==> inputs of run a <==
==> flow/design.v <==
module MUX(input [31:0] DMAport, output reg [24:0] out0, out1, out2, out3, out4, out5);
	always @ (*) begin
		out0 = 25'b0;
		out1 = 25'b0;
		out2 = 25'b0;
		out3 = 25'b0;
		out4 = 25'b0;
		out5 = 25'b0;
		case(DMAport[2:0])
			3'b000: out0 = DMAport[31:7];
			3'b001: out1 = DMAport[31:7];
			3'b010: out2 = DMAport[31:7];
			3'b011: out3 = DMAport[31:7];
			3'b100: out4 = DMAport[31:7];
			3'b101: out5 = DMAport[31:7];
			default:;
		endcase
	end
endmodule
module Register(input clk, input rst, input enable, input [23:0] datain, output reg [23:0] dataout);
	always @ (posedge clk or posedge rst) begin
		if (rst)
			dataout <= 24'b0;
		else if(enable)
			dataout <= datain;
	end
endmodule
module Wallace_BaughWooley (
    input  signed [7:0] a,
    input  signed [7:0] b,
    output signed [15:0] prod
);
    assign prod = a * b;
endmodule
module ConvEngine (
    input         clk,
    input         rst,
    input  [31:0] DMAport,        
    input         acc_enable,     
    input         acc_clear,      
    output [31:0] result          
);
    wire [24:0] mux_out0, mux_out1, mux_out2, mux_out3, mux_out4, mux_out5;
    MUX demux (
        .DMAport(DMAport),
        .out0(mux_out0),
        .out1(mux_out1),
        .out2(mux_out2),
        .out3(mux_out3),
        .out4(mux_out4),
        .out5(mux_out5)
    );
    wire [23:0] reg_data [5:0];
    Register reg0 (
        .clk(clk),
        .rst(rst),
        .enable(mux_out0[0]),
        .datain(mux_out0[24:1]),
        .dataout(reg_data[0])
    );
    Register reg1 (
        .clk(clk),
        .rst(rst),
        .enable(mux_out1[0]),
        .datain(mux_out1[24:1]),
        .dataout(reg_data[1])
    );
    Register reg2 (
        .clk(clk),
        .rst(rst),
        .enable(mux_out2[0]),
        .datain(mux_out2[24:1]),
        .dataout(reg_data[2])
    );
    Register reg3 (
        .clk(clk),
        .rst(rst),
        .enable(mux_out3[0]),
        .datain(mux_out3[24:1]),
        .dataout(reg_data[3])
    );
    Register reg4 (
        .clk(clk),
        .rst(rst),
        .enable(mux_out4[0]),
        .datain(mux_out4[24:1]),
        .dataout(reg_data[4])
    );
    Register reg5 (
        .clk(clk),
        .rst(rst),
        .enable(mux_out5[0]),
        .datain(mux_out5[24:1]),
        .dataout(reg_data[5])
    );
    wire signed [7:0] pixel [8:0];
    wire signed [7:0] kernel [8:0];
    assign pixel[0] = reg_data[0][23:16];
    assign pixel[1] = reg_data[0][15:8];
    assign pixel[2] = reg_data[0][7:0];
    assign pixel[3] = reg_data[1][23:16];
    assign pixel[4] = reg_data[1][15:8];
    assign pixel[5] = reg_data[1][7:0];
    assign pixel[6] = reg_data[2][23:16];
    assign pixel[7] = reg_data[2][15:8];
    assign pixel[8] = reg_data[2][7:0];
    assign kernel[0] = reg_data[3][23:16];
    assign kernel[1] = reg_data[3][15:8];
    assign kernel[2] = reg_data[3][7:0];
    assign kernel[3] = reg_data[4][23:16];
    assign kernel[4] = reg_data[4][15:8];
    assign kernel[5] = reg_data[4][7:0];
    assign kernel[6] = reg_data[5][23:16];
    assign kernel[7] = reg_data[5][15:8];
    assign kernel[8] = reg_data[5][7:0];
    wire signed [15:0] prod [8:0];
    Wallace_BaughWooley mult0 (.a(pixel[0]), .b(kernel[0]), .prod(prod[0]));
    Wallace_BaughWooley mult1 (.a(pixel[1]), .b(kernel[1]), .prod(prod[1]));
    Wallace_BaughWooley mult2 (.a(pixel[2]), .b(kernel[2]), .prod(prod[2]));
    Wallace_BaughWooley mult3 (.a(pixel[3]), .b(kernel[3]), .prod(prod[3]));
    Wallace_BaughWooley mult4 (.a(pixel[4]), .b(kernel[4]), .prod(prod[4]));
    Wallace_BaughWooley mult5 (.a(pixel[5]), .b(kernel[5]), .prod(prod[5]));
    Wallace_BaughWooley mult6 (.a(pixel[6]), .b(kernel[6]), .prod(prod[6]));
    Wallace_BaughWooley mult7 (.a(pixel[7]), .b(kernel[7]), .prod(prod[7]));
    Wallace_BaughWooley mult8 (.a(pixel[8]), .b(kernel[8]), .prod(prod[8]));
    wire signed [31:0] prod_ext [8:0];
    assign prod_ext[0] = {{16{prod[0][15]}}, prod[0]};
    assign prod_ext[1] = {{16{prod[1][15]}}, prod[1]};
    assign prod_ext[2] = {{16{prod[2][15]}}, prod[2]};
    assign prod_ext[3] = {{16{prod[3][15]}}, prod[3]};
    assign prod_ext[4] = {{16{prod[4][15]}}, prod[4]};
    assign prod_ext[5] = {{16{prod[5][15]}}, prod[5]};
    assign prod_ext[6] = {{16{prod[6][15]}}, prod[6]};
    assign prod_ext[7] = {{16{prod[7][15]}}, prod[7]};
    assign prod_ext[8] = {{16{prod[8][15]}}, prod[8]};
    wire signed [31:0] sum_products;
    assign sum_products = prod_ext[0] + prod_ext[1] + prod_ext[2] +
                          prod_ext[3] + prod_ext[4] + prod_ext[5] +
                          prod_ext[6] + prod_ext[7] + prod_ext[8];
    reg signed [31:0] accumulator;
    always @(posedge clk or posedge rst) begin
        if (rst) begin
            accumulator <= 32'b0;
        end else if (acc_clear) begin
            accumulator <= 32'b0;
        end else if (acc_enable) begin
            accumulator <= accumulator + sum_products;
        end
    end
    assign result = accumulator;
endmodule
==> flow/run.sh <==
#!/bin/bash
# the make line also repeats each setting of config.mk as NAME=value (left out here)
make -C /OpenROAD-flow-scripts/flow DESIGN_CONFIG=/design/flow/config.mk WORK_HOME=/design/flow/orfs CLKGATE_MAP_FILE= finish
==> flow/config.mk <==
export PLATFORM = sky130hd
export DESIGN_NAME = ConvEngine
export DESIGN_NICKNAME = ConvEngine
export VERILOG_FILES = /design/flow/design.v
export SDC_FILE = /design/flow/constraint.sdc
export NUM_CORES = 4
export LEC_CHECK = 0
export ABC_AREA = 1
export CAP_MARGIN = 20
export CORE_ASPECT_RATIO = 0.5
export CORE_MARGIN = 2
export CORE_UTILIZATION = 72
export CTS_CLUSTER_DIAMETER = 399
export CTS_CLUSTER_SIZE = 96
export SLEW_MARGIN = 20
export TNS_END_PERCENT = 10
==> flow/constraint.sdc <==
create_clock -name core_clock -period 5.51 [get_ports {clk}]
set_input_delay 1.1020 -clock core_clock [delete_from_list [all_inputs] [get_ports {clk}]]
set_output_delay 1.1020 -clock core_clock [all_outputs]
set_load 0.01 [all_outputs]
==> run b (differences from run a) <==
- CORE_ASPECT_RATIO: 0.5 -> not set
- CTS_CLUSTER_DIAMETER: 399 -> 371
- CTS_CLUSTER_SIZE: 96 -> 100
- PLACE_DENSITY: not set -> 0.38
- SETUP_SLACK_MARGIN: not set -> 1.39
==> flow/constraint.sdc (replaced) <==
create_clock -name core_clock -period 4.71 [get_ports {clk}]
set_input_delay 0.9420 -clock core_clock [delete_from_list [all_inputs] [get_ports {clk}]]
set_output_delay 0.9420 -clock core_clock [all_outputs]
set_load 0.01 [all_outputs]
==> run c (differences from run a) <==
- ABC_AREA: 1 -> not set
- CORE_ASPECT_RATIO: 0.5 -> not set
- CORE_UTILIZATION: 72 -> 24
- CTS_CLUSTER_DIAMETER: 399 -> not set
- CTS_CLUSTER_SIZE: 96 -> not set
- TNS_END_PERCENT: 10 -> not set
==> flow/constraint.sdc (replaced) <==
create_clock -name core_clock -period 10.9 [get_ports {clk}]
set_input_delay 2.1800 -clock core_clock [delete_from_list [all_inputs] [get_ports {clk}]]
set_output_delay 2.1800 -clock core_clock [all_outputs]
set_load 0.01 [all_outputs]
==> flow_metrics.rpt <==
=== SYNTHESIS / PLACE & ROUTE SUMMARY ===
----------------------------------------------------
[Synthesis]
  Post-synthesis instance area ........................ 0.03664 mm²

[Timing]
  Setup violation total in the final timing report ........................ 30
  Final setup margin ........................ -3.173 ns

[Run status]
  Result of the run ........................ complete, but fails checks
  Layout check fault list .................... negative setup slack

[Finish]
  Share of the core filled with cells in the final layout ........................ between 80% and 90%

----------------------------------------------------
[end of results for run b]
==> flow_metrics.rpt <==
=== SYNTHESIS / PLACE & ROUTE SUMMARY ===
----------------------------------------------------
[Clock network]
  Root Buffer Master ........................ sky130_fd_sc_hd__clkbuf_16

[Finish]
  Share of final layout cell area taken by clock buffers and inverters ........................ 1.396%

[Timing]
  Worst Max-Slew Pin Slew ........................ 1.036 ns
  Final setup margin ........................ -2.494 ns
  Setup violation total in the final timing report ........................ 29

[Drt]
  Sum of met2 wire segment lengths after detailed routing ........................ 49.17 mm

[Run status]
  Result of the run ........................ complete, but fails checks
  Layout check fault list .................... negative setup slack

[Synthesis]
  Most frequently used cell type in the post-synthesis netlist ........................ sky130_fd_sc_hd__inv_1

[Floorplan]
  Die Footprint ........................ 0.05282 mm²

----------------------------------------------------
[end of results for run a]
==> flow_metrics.rpt <==
=== SYNTHESIS / PLACE & ROUTE SUMMARY ===
----------------------------------------------------
[Run status]
  Result of the run ........................ finished clean

[Finish]
  Number of filler instances in the final layout ........................ 15.63k
  Share of the core filled with cells in the final layout ........................ 26.61%

[Timing]
  Setup violation total in the final timing report ........................ 0
  Final setup margin ........................ 1.285 ns

[Synthesis]
  Post-synthesis instance area ........................ 0.03574 mm²

----------------------------------------------------
[end of results for run c]

==> run Z: inputs <==
// ConvEngine: RTL as listed in full above, without the edits since
Settings: LEC_CHECK=0, ABC_AREA=1, CAP_MARGIN=20, CELL_PAD_IN_SITES_DETAIL_PLACEMENT=0, CORE_ASPECT_RATIO=0.71, CORE_MARGIN=2, CORE_UTILIZATION=72, CTS_CLUSTER_DIAMETER=231, CTS_CLUSTER_SIZE=56, GPL_ROUTABILITY_DRIVEN=0, GPL_TIMING_DRIVEN=1, MAX_ROUTING_LAYER=met4, PLACE_DENSITY_LB_ADDON=0.12, SETUP_SLACK_MARGIN=2.02, SLEW_MARGIN=40; clock period 7.05 ns.
run.sh (not shown) runs the stock make flow with config.mk's settings and CLKGATE_MAP_FILE=.
==> inputs of run X, as changes to run Z <==
CELL_PAD_IN_SITES_DETAIL_PLACEMENT = unset   (was 0)
CORE_ASPECT_RATIO = unset   (was 0.71)
CORE_UTILIZATION = 62   (was 72)
CTS_CLUSTER_DIAMETER = unset   (was 231)
CTS_CLUSTER_SIZE = unset   (was 56)
GPL_ROUTABILITY_DRIVEN = unset   (was 0)
GPL_TIMING_DRIVEN = unset   (was 1)
MAX_ROUTING_LAYER = unset   (was met4)
PLACE_DENSITY_LB_ADDON = unset   (was 0.12)
SETUP_SLACK_MARGIN = unset   (was 2.02)
SLEW_MARGIN = 20   (was 40)
==> flow/constraint.sdc (replaced) <==
create_clock -name core_clock -period 10.9 [get_ports {clk}]
set_input_delay 2.1800 -clock core_clock [delete_from_list [all_inputs] [get_ports {clk}]]
set_output_delay 2.1800 -clock core_clock [all_outputs]
set_load 0.01 [all_outputs]
==> inputs of run D, as changes to run Z <==
ABC_AREA = unset   (was 1)
CORE_ASPECT_RATIO = unset   (was 0.71)
CORE_MARGIN = 5   (was 2)
CORE_UTILIZATION = 22   (was 72)
CTS_CLUSTER_DIAMETER = 259   (was 231)
PLACE_DENSITY = 0.78   (was unset)
PLACE_DENSITY_LB_ADDON = unset   (was 0.12)
SETUP_SLACK_MARGIN = unset   (was 2.02)
SLEW_MARGIN = 10   (was 40)
TNS_END_PERCENT = 15   (was unset)
==> flow/constraint.sdc (replaced) <==
create_clock -name core_clock -period 9.4 [get_ports {clk}]
set_input_delay 1.8800 -clock core_clock [delete_from_list [all_inputs] [get_ports {clk}]]
set_output_delay 1.8800 -clock core_clock [all_outputs]
set_load 0.01 [all_outputs]
==> inputs of run H, as changes to run Z <==
CELL_PAD_IN_SITES_DETAIL_PLACEMENT = unset   (was 0)
CORE_ASPECT_RATIO = unset   (was 0.71)
CTS_CLUSTER_DIAMETER = 233   (was 231)
CTS_CLUSTER_SIZE = 100   (was 56)
GPL_ROUTABILITY_DRIVEN = unset   (was 0)
GPL_TIMING_DRIVEN = unset   (was 1)
MAX_ROUTING_LAYER = unset   (was met4)
PLACE_DENSITY_LB_ADDON = unset   (was 0.12)
SETUP_SLACK_MARGIN = unset   (was 2.02)
SLEW_MARGIN = 20   (was 40)
==> flow/constraint.sdc (replaced) <==
create_clock -name core_clock -period 10.9 [get_ports {clk}]
set_input_delay 2.1800 -clock core_clock [delete_from_list [all_inputs] [get_ports {clk}]]
set_output_delay 2.1800 -clock core_clock [all_outputs]
set_load 0.01 [all_outputs]
==> notes <==
- Between run X and run Z, the lower first-iteration DRC count is in run X (gap about 50%, measured against run Z).
- Core utilization: run Z > run H > run X > run D.
- Final cell count, highest first: run D, run Z, run X, run H.
- In area after synthesis, run X and run H do not differ.
- In clock skew, run X and run H hardly differ.
- Run D completed with no timing, DRC or antenna violations. Run X ran to the end with no violations. Run Z finished but failed the layout checks on setup timing. Run H went through all stages and came out clean.
- The lowest sequential share of layout area belongs to run Z, the highest to run H.
- In synthesized cell count, run X and run Z do not differ.
- Register-to-register slack, lowest first: run Z, run D, run H, run X.

==> inputs of 05-04 <==
Starts from the design.v that is shown in full above.
clock: 10.0 ns
lec_check: 0
cap_margin: 20
core_margin: 2
core_utilization: 72
gpl_timing_driven: 0
place_density_lb_addon: 0.26
slew_margin: 20
==> 10-28 (differences from 05-04) <==
Settings changed: ABC_AREA set to 1, CAP_MARGIN 20 to 25, CORE_UTILIZATION 72 to 25, CTS_CLUSTER_DIAMETER set to 367, CTS_CLUSTER_SIZE set to 100, GPL_TIMING_DRIVEN 0 to unset, PLACE_DENSITY set to 0.81, PLACE_DENSITY_LB_ADDON 0.26 to unset, TNS_END_PERCENT set to 25.
==> 09-19 (differences from 05-04) <==
Settings changed: ABC_AREA set to 1, CAP_MARGIN 20 to 35, CELL_PAD_IN_SITES_DETAIL_PLACEMENT set to 2, CELL_PAD_IN_SITES_GLOBAL_PLACEMENT set to 3, CORE_MARGIN 2 to 8, CTS_CLUSTER_DIAMETER set to 204, GPL_ROUTABILITY_DRIVEN set to 0, GPL_TIMING_DRIVEN 0 to 1, MIN_ROUTING_LAYER set to met2, SETUP_SLACK_MARGIN set to 2.63, TNS_END_PERCENT set to 75.
==> notes <==
09-19 never finished: it broke off in 3_1_place_gp_skip_io on FLW-0024. 05-04 finished with timing, DRC and antenna clean. 10-28 ran to the end with no violations. In synthesized cell count, 09-19 and 10-28 do not differ. Sequential share of layout area: 10-28 is lower than 05-04 (0.53 points). Against 10-28, the core utilization of 05-04 is higher by 50 points. Between 05-04 and 10-28, the lower final cell count is in 05-04 (gap about 30%, measured against 10-28).
==> figures <==
| quantity | 09-19 | 10-28 | 05-04 |
|---|---|---|---|
| Total placed instance area | - | 39,140 um2 | 37,280 um2 |
| GR Overflow Total | - | 0 | 0 |
| CTS-repair resized insts | - | 0 | 0 |
| Highest routed metal layer | - | met5 | met4 |
| Hold depth | - | 2 | 1 |
| Post-synthesis instance total | 4,143 | 4,143 | 3,363 |
| DR iter-0 viols | - | 2,125 | 1,607 |
| Outcome | stopped before the end | no timing/DRC/antenna violations | no timing/DRC/antenna violations |
| Last stage reached | 3_1_place_gp_skip_io | - | - |
| Non-clock inverter total of the final layout | - | 1,424 | 1,044 |
| Biggest fanout along the worst timing path | - | 10 | 9 |

==> v10 <==
// ConvEngine: RTL as listed in full above, without the edits since
clock: 7.01 ns
lec_check: 0
cap_margin: 20
cell_pad_in_sites_detail_placement: 0
core_aspect_ratio: 1.61
core_margin: 5
core_utilization: 21
cts_cluster_size: 11
gpl_routability_driven: 1
gpl_timing_driven: 1
max_routing_layer: met4
place_density: 0.78
setup_slack_margin: 0.42
slew_margin: 20
==> v37 (differences from v10) <==
CORE_ASPECT_RATIO = unset   (was 1.61)
CORE_UTILIZATION = 25   (was 21)
CTS_CLUSTER_SIZE = 56   (was 11)
GPL_ROUTABILITY_DRIVEN = 0   (was 1)
GPL_TIMING_DRIVEN = 0   (was 1)
SETUP_SLACK_MARGIN = 0.18   (was 0.42)
SLEW_MARGIN = 40   (was 20)
==> flow/constraint.sdc (replaced) <==
create_clock -name core_clock -period 9.4 [get_ports {clk}]
set_input_delay 1.8800 -clock core_clock [delete_from_list [all_inputs] [get_ports {clk}]]
set_output_delay 1.8800 -clock core_clock [all_outputs]
set_load 0.01 [all_outputs]
==> v27 (differences from v10) <==
CORE_ASPECT_RATIO = 0.71   (was 1.61)
CORE_MARGIN = 2   (was 5)
CORE_UTILIZATION = 72   (was 21)
CTS_CLUSTER_SIZE = 56   (was 11)
PLACE_DENSITY = unset   (was 0.78)
PLACE_DENSITY_LB_ADDON = 0.08   (was unset)
SETUP_SLACK_MARGIN = 0.67   (was 0.42)
SLEW_MARGIN = 40   (was 20)
==> flow/constraint.sdc (replaced) <==
create_clock -name core_clock -period 8.44 [get_ports {clk}]
set_input_delay 1.6880 -clock core_clock [delete_from_list [all_inputs] [get_ports {clk}]]
set_output_delay 1.6880 -clock core_clock [all_outputs]
set_load 0.01 [all_outputs]
==> v4 (differences from v10) <==
ABC_AREA = 1   (was unset)
CORE_ASPECT_RATIO = unset   (was 1.61)
CORE_UTILIZATION = 22   (was 21)
CTS_CLUSTER_DIAMETER = 259   (was unset)
CTS_CLUSTER_SIZE = 100   (was 11)
GPL_ROUTABILITY_DRIVEN = 0   (was 1)
SETUP_SLACK_MARGIN = -0.9   (was 0.42)
TNS_END_PERCENT = 100   (was unset)
==> flow/constraint.sdc (replaced) <==
create_clock -name core_clock -period 9.4 [get_ports {clk}]
set_input_delay 1.8800 -clock core_clock [delete_from_list [all_inputs] [get_ports {clk}]]
set_output_delay 1.8800 -clock core_clock [all_outputs]
set_load 0.01 [all_outputs]
==> flow_summary_export.csv <==
group,metric,value,unit
outcome,status,"finished clean",
synth,top_cell_area_share,49.6,%
layout,comb_share,65.5,%
timing,rsz0062_at_grt,"false",
global_route,met2_usage,19.2,%
(the above is from v4)
==> flow_summary_export.csv <==
group,metric,value,unit
outcome,status,"failed layout checks",
outcome,so_faults,"negative setup slack",
timing,setup_ws,-0.231,ns
timing,setup_viol,7,
synth,top_cell_area_share,50.9,%
(the above is from v27)
==> flow_summary_export.csv <==
group,metric,value,unit
global_route,grt_use_met3,2.51,%
global_route,met2_usage,20.1,%
outcome,status,"finished clean",
timing,rsz0062_at_grt,"false",
layout,comb_share,68.5,%
(the above is from v37)
==> flow_summary_export.csv <==
group,metric,value,unit
synth,top_cell_area_share,50.9,%
timing,setup_ws,-1.50,ns
timing,setup_viol,26,
layout,comb_share,63.3,%
outcome,status,"failed layout checks",
timing,rsz0062_at_grt,"true",
outcome,so_faults,"negative setup slack",
global_route,met2_usage,22.3,%
(the above is from v10)
